## run 1
==> flow/design.v (excerpt) <==
module FM_demodulator
          (
           clk,
           reset,
           clk_enable,
           inp_I,
           inp_Q,
           out_fm
          );
Size in the first run: roughly 9300 cells after synthesis, roughly 150 flip-flops, about 94 I/O pins, roughly 0.084 sq mm of cells after synthesis.
export LEC_CHECK = 0
export CAP_MARGIN = 15
export CORE_MARGIN = 2
export CORE_UTILIZATION = 72
export CTS_CLUSTER_DIAMETER = 207
export MAX_ROUTING_LAYER = met4
export SLEW_MARGIN = 20
create_clock -name core_clock -period 12.6 [get_ports {clk}]
run.sh (not shown) runs the stock make flow with config.mk's settings and CLKGATE_MAP_FILE=.
Run 1 finished all stages; however, its layout fails the closing checks, the failures being negative setup slack.
#### Input delta (run 2 over run 1)
# run 1
export LEC_CHECK = 0
export CAP_MARGIN = 15
export CORE_MARGIN = 2
export CORE_UTILIZATION = 72
export CTS_CLUSTER_DIAMETER = 207
export MAX_ROUTING_LAYER = met4
export SLEW_MARGIN = 20
create_clock -name core_clock -period 12.6 [get_ports {clk}]
# run 2
export LEC_CHECK = 0
export CAP_MARGIN = 15
export CORE_MARGIN = 2
export CORE_UTILIZATION = 72
export CTS_CLUSTER_DIAMETER = 215
export CTS_CLUSTER_SIZE = 34
export PLACE_DENSITY = 0.35
export SETUP_SLACK_MARGIN = 3.4
export SLEW_MARGIN = 20
create_clock -name core_clock -period 12.9 [get_ports {clk}]
## What came out
Although run 2 finished all stages, its layout failed final checks on negative setup slack. Run 2 and run 1 ended up with roughly the same total area of sequential cells. Taking run 1 as the reference, in run 2 count of clock-buffer cells in the layout rose about 3.4%; combinational gate area fell about 0.5%. The higher met2 wirelength from detailed routing came out of run 2. Post-route clock period utilization delta for run 2 relative to run 1: 1.4 points lower. Relative to run 1, run 2 improves setup slack. Delta (run 2 minus run 1): final area held steady, detailed-route via count shrank by about 0.3%, worst slack on hold paths grew by 19 ps.
Inputs modified between run 2 and run 3:
# run 2
export LEC_CHECK = 0
export CAP_MARGIN = 15
export CORE_MARGIN = 2
export CORE_UTILIZATION = 72
export CTS_CLUSTER_DIAMETER = 215
export CTS_CLUSTER_SIZE = 34
export PLACE_DENSITY = 0.35
export SETUP_SLACK_MARGIN = 3.4
export SLEW_MARGIN = 20
create_clock -name core_clock -period 12.9 [get_ports {clk}]
# run 3
export LEC_CHECK = 0
export ABC_AREA = 1
export CAP_MARGIN = 20
export CELL_PAD_IN_SITES_DETAIL_PLACEMENT = 0
export CORE_ASPECT_RATIO = 0.74
export CORE_MARGIN = 2
export CORE_UTILIZATION = 47
export CTS_CLUSTER_DIAMETER = 151
export CTS_CLUSTER_SIZE = 98
export GPL_TIMING_DRIVEN = 1
export MAX_ROUTING_LAYER = met4
export SETUP_SLACK_MARGIN = 3.73
export SLEW_MARGIN = 10
export TNS_END_PERCENT = 5
create_clock -name core_clock -period 12.9 [get_ports {clk}]
==> comparison <==
- Run 3 closes out successfully: all stages finished, all timing, DRC and antenna checks passed.
- Run 3 reports its most crowded layer after global routing as met1 while run 2 reports met2.
- Across both runs, post-placement setup slack was higher for run 3 than for run 2.
- Summary of run 3 over run 2: number of buffers inserted during clock tree synthesis fell 8; sum of negative setup slack went up 14730 ps.
- Per the comparison of run 3 with run 2, cell count after placement grew by 2718, number of non-clock inverters in the layout grew by about 16%.
Here is what was changed in the inputs of run 4 compared with run 3.
# run 3
export LEC_CHECK = 0
export ABC_AREA = 1
export CAP_MARGIN = 20
export CELL_PAD_IN_SITES_DETAIL_PLACEMENT = 0
export CORE_ASPECT_RATIO = 0.74
export CORE_MARGIN = 2
export CORE_UTILIZATION = 47
export CTS_CLUSTER_DIAMETER = 151
export CTS_CLUSTER_SIZE = 98
export GPL_TIMING_DRIVEN = 1
export MAX_ROUTING_LAYER = met4
export SETUP_SLACK_MARGIN = 3.73
export SLEW_MARGIN = 10
export TNS_END_PERCENT = 5
create_clock -name core_clock -period 12.9 [get_ports {clk}]
# run 4
export LEC_CHECK = 0
export ABC_AREA = 1
export CAP_MARGIN = 20
export CELL_PAD_IN_SITES_DETAIL_PLACEMENT = 0
export CELL_PAD_IN_SITES_GLOBAL_PLACEMENT = 3
export CORE_ASPECT_RATIO = 0.74
export CORE_MARGIN = 7
export CORE_UTILIZATION = 36
export CTS_CLUSTER_DIAMETER = 151
export CTS_CLUSTER_SIZE = 49
export GPL_ROUTABILITY_DRIVEN = 0
export GPL_TIMING_DRIVEN = 1
export HOLD_SLACK_MARGIN = 0.04
export MAX_ROUTING_LAYER = met4
export MIN_ROUTING_LAYER = met2
export PLACE_DENSITY_LB_ADDON = 0.19
export SETUP_SLACK_MARGIN = 3.73
export SLEW_MARGIN = 30
export TNS_END_PERCENT = 90
create_clock -name core_clock -period 12.9 [get_ports {clk}]
==> comparison <==
Run 4 against run 3; site row count is up by more than 10%. On worst setup timing slack at the placement stage: between run 3 and run 4, it ends up higher for run 4. When run 4 is measured against run 3, its number of buffers created by CTS turns out 8 higher. What ended run 4 was a tool error in global routing (5_1_grt); the run never finished.
Changes in run 5 relative to run 4:
# run 4
export LEC_CHECK = 0
export ABC_AREA = 1
export CAP_MARGIN = 20
export CELL_PAD_IN_SITES_DETAIL_PLACEMENT = 0
export CELL_PAD_IN_SITES_GLOBAL_PLACEMENT = 3
export CORE_ASPECT_RATIO = 0.74
export CORE_MARGIN = 7
export CORE_UTILIZATION = 36
export CTS_CLUSTER_DIAMETER = 151
export CTS_CLUSTER_SIZE = 49
export GPL_ROUTABILITY_DRIVEN = 0
export GPL_TIMING_DRIVEN = 1
export HOLD_SLACK_MARGIN = 0.04
export MAX_ROUTING_LAYER = met4
export MIN_ROUTING_LAYER = met2
export PLACE_DENSITY_LB_ADDON = 0.19
export SETUP_SLACK_MARGIN = 3.73
export SLEW_MARGIN = 30
export TNS_END_PERCENT = 90
create_clock -name core_clock -period 12.9 [get_ports {clk}]
# run 5
export LEC_CHECK = 0
export CAP_MARGIN = 20
export CELL_PAD_IN_SITES_DETAIL_PLACEMENT = 0
export CORE_ASPECT_RATIO = 0.74
export CORE_MARGIN = 2
export CORE_UTILIZATION = 63
export CTS_CLUSTER_DIAMETER = 151
export CTS_CLUSTER_SIZE = 100
export GPL_TIMING_DRIVEN = 1
export MAX_ROUTING_LAYER = met4
export SETUP_SLACK_MARGIN = 3.73
export SLEW_MARGIN = 10
export TNS_END_PERCENT = 20
create_clock -name core_clock -period 12.9 [get_ports {clk}]
Findings:
The remaining runs in run 4 and run 5 completed every stage, whereas run 4 halted early. No crash in run 5: every stage finished, but the layout fails its final checks due to negative setup slack. No final results exist for run 4, since it was stopped by error GRT-0116 during global routing (5_1_grt). Per the comparison of run 5 with run 4, combined area of all synthesized cells saw a decrease, core footprint saw a decrease, area share of xor/xnor cells in the synthesized design saw an increase, number of hold buffers added after CTS saw little to no change, standard cell area after detailed placement saw a decrease. Note that the count of standard-cell rows recorded for run 4 amounts to 1.3 times the value seen in run 5. Comparing run 4 with run 5, the async set-or-reset flop fraction in the synthesized netlist came out essentially unchanged.
